==> inputs of run Z <==
==> flow/design.v (excerpt) <==
module microprocessor(clk, rst, outputPorts, inputPorts, imem_addr, imem_data, dmem_addr, dmem_we, dmem_wdata, dmem_rdata);
	parameter BUS_SIZE = 32;
	parameter DIR_SIZE = BUS_SIZE;
	parameter OPC_SIZE = BUS_SIZE; 
	parameter DIR_SIZE_INTERNAL = 5;  
	input clk;
	input rst;
	input [1:0] inputPorts;
	output [7:0] outputPorts;
	output [7:0] imem_addr;
	input [31:0] imem_data;
	output [7:0] dmem_addr;
	output dmem_we;
	output [31:0] dmem_wdata;
	input [31:0] dmem_rdata;
	wire MemaReg;
	wire rst_n;
	wire enWrSram;
	wire [2 : 0] ALUSelector;
	wire enWriteMemory;
	wire branch;
	wire jump;
	wire enablePC;
	wire fteALU;
	wire regDst;
	wire [OPC_SIZE - 1 : 0] opCode;
	wire flagZ;
	wire [1:0] dirSelPC;
	wire [BUS_SIZE - 1 : 0] outMemory;
	wire [BUS_SIZE - 1 : 0] DRB_reg_file;
	wire [BUS_SIZE - 1 : 0] ALU_res;	
	assign rst_n = rst;
	data_path #(.BUS_SIZE(BUS_SIZE), .DIR_SIZE(DIR_SIZE)) myData(
		.opCode(opCode),
		.MemaReg(MemaReg),
		.enWrSram(enWrSram),
		.ALUSelector(ALUSelector),
		.enablePC(enablePC),
		.fteALU(fteALU),
		.clk(clk),
		.rst(rst_n),
		.regDst(regDst),
		.dirSelPC(dirSelPC),
		.flagZ(flagZ),
		.ALU_res_memory(ALU_res),
		.outMemory_memory(outMemory),
		.DRB_reg_file_memory(DRB_reg_file),
		.imem_addr(imem_addr),
		.imem_data(imem_data)
	);
	control_path #(.BUS_SIZE(BUS_SIZE), .DIR_SIZE(DIR_SIZE)) myControl(
  ...
clock: 2.79 ns
lec_check: 0
abc_area: 0
cap_margin: 20
core_margin: 2
core_utilization: 70
cts_cluster_size: 58
place_density_lb_addon: 0.0
setup_slack_margin: 0.79
slew_margin: 20
run.sh (not shown) runs the stock make flow with config.mk's settings and CLKGATE_MAP_FILE=.
==> inputs of run H, as changes to run Z <==
--- a/flow/config.mk
+++ b/flow/config.mk
@@ -9,7 +9,10 @@
 export CAP_MARGIN = 20
+export CELL_PAD_IN_SITES_GLOBAL_PLACEMENT = 1
 export CORE_MARGIN = 2
-export CORE_UTILIZATION = 70
-export CTS_CLUSTER_SIZE = 58
-export PLACE_DENSITY_LB_ADDON = 0.0
-export SETUP_SLACK_MARGIN = 0.79
-export SLEW_MARGIN = 20
+export CORE_UTILIZATION = 72
+export CTS_CLUSTER_SIZE = 47
+export GPL_ROUTABILITY_DRIVEN = 1
+export PLACE_DENSITY = 0.93
+export SETUP_SLACK_MARGIN = 0.34
+export SLEW_MARGIN = 35
+export TNS_END_PERCENT = 35
==> flow/constraint.sdc (replaced) <==
create_clock -name core_clock -period 3.18 [get_ports {clk}]
set_input_delay 0.6360 -clock core_clock [delete_from_list [all_inputs] [get_ports {clk}]]
set_output_delay 0.6360 -clock core_clock [all_outputs]
set_load 0.01 [all_outputs]
==> flow_metrics.rpt <==
FLOW METRICS REPORT
----------------------------------------------------
[Run status]
  Result of the run ........................ finished with violations
  Violated Checks ........................ setup timing

[STA]
  Worst path setup slack after routing ........................ -0.6021 ns
  Setup Viol. Count Final ........................ 13

[Floorplan]
  Die X-Extent ........................ 301.0 um
  Chip area ........................ 90600 um2

----------------------------------------------------
(the above is from run H)
==> flow_metrics.rpt <==
IMPLEMENTATION SUMMARY REPORT
----------------------------------------------------
[Run status]
  Result of the run ........................ stopped before the end
  Failed at ........................ 5_1_grt

[Placed design]
  Post-DP HPWL ........................ 130700 um
  Worst slack at placement ........................ -1.083 ns

[Floorplan]
  Chip area ........................ 93160 um2
  Die X-Extent ........................ 305.2 um

----------------------------------------------------
(the above is from run Z)

========
==> job 6292: inputs <==
Starting RTL as in the previous note.
export LEC_CHECK = 0
export ABC_AREA = 1
export CAP_MARGIN = 40
export CORE_ASPECT_RATIO = 1.26
export CORE_MARGIN = 2
export CORE_UTILIZATION = 72
export CTS_CLUSTER_DIAMETER = 394
export CTS_CLUSTER_SIZE = 10
export HOLD_SLACK_MARGIN = 0.29
export MAX_ROUTING_LAYER = met4
export SETUP_SLACK_MARGIN = 0.67
export SLEW_MARGIN = 20
export TNS_END_PERCENT = 5
create_clock -name core_clock -period 2.42 [get_ports {clk}]
==> job 4561 (differences from job 6292) <==
==> flow/config.mk (replaced) <==
export PLATFORM = sky130hd
export DESIGN_NAME = microprocessor
export DESIGN_NICKNAME = microprocessor
export VERILOG_FILES = /design/flow/design.v
export SDC_FILE = /design/flow/constraint.sdc
export NUM_CORES = 4
export LEC_CHECK = 0
export CAP_MARGIN = 0
export CELL_PAD_IN_SITES_DETAIL_PLACEMENT = 0
export CORE_ASPECT_RATIO = 0.96
export CORE_MARGIN = 2
export CORE_UTILIZATION = 66
export CTS_CLUSTER_DIAMETER = 270
export GPL_ROUTABILITY_DRIVEN = 1
export MIN_ROUTING_LAYER = met1
export SETUP_SLACK_MARGIN = -0.16
export SLEW_MARGIN = 20
export TNS_END_PERCENT = 75
==> flow/constraint.sdc (replaced) <==
create_clock -name core_clock -period 2.9 [get_ports {clk}]
set_input_delay 0.5800 -clock core_clock [delete_from_list [all_inputs] [get_ports {clk}]]
set_output_delay 0.5800 -clock core_clock [all_outputs]
set_load 0.01 [all_outputs]
==> notes <==
Job 6292 failed in global routing (5_1_grt) on GRT-0232. Job 4561 ran to the end with violations: setup timing.
Between job 4561 and job 6292, the lower die size is in job 6292 (gap about 6%, measured against job 6292).
Of job 6292 and job 4561, job 6292 has the higher synthesized cell count (gap about 55%, measured against job 4561).
Against job 4561, the synthesized area of job 6292 is larger by 3.0%.
==> figures <==
item	job 4561	job 6292
Adder Share, Synth	2.45%	2.38%
Starting density of the core	66.6%	72.3%
Core area	95400 um2	90500 um2
GP Congestion	1.00	1.14
Chip Height	308 um	342 um
Post-synthesis sequential area ratio	58.5%	56.8%
Most numerous cell in the Yosys netlist	edfxtp_1	nor2_1
Largest type area fraction	48.4%	47.0%
Post-Syn Area	63500 um2	65400 um2
Run status	complete, but fails checks	stopped before the end
Failing step	-	global routing (5_1_grt)
Violated checks	setup timing	-
Count of placed standard cells including taps	6334	8765
Worst setup timing slack at the placement stage	-1.02 ns	-0.853 ns
Mux contribution to synthesized area	18.4%	0.551%
Average instance area after synthesis	13.5 um2	8.97 um2
DP HPWL	131000 um	156000 um
Number of nets in the synthesized netlist	4907	7482
Ao+oa area frac	10.5%	18.9%
Post-synthesis xor/xnor area fraction	0.786%	0.0536%
Chip area estimate from yosys synthesis	63500 um2	65400 um2
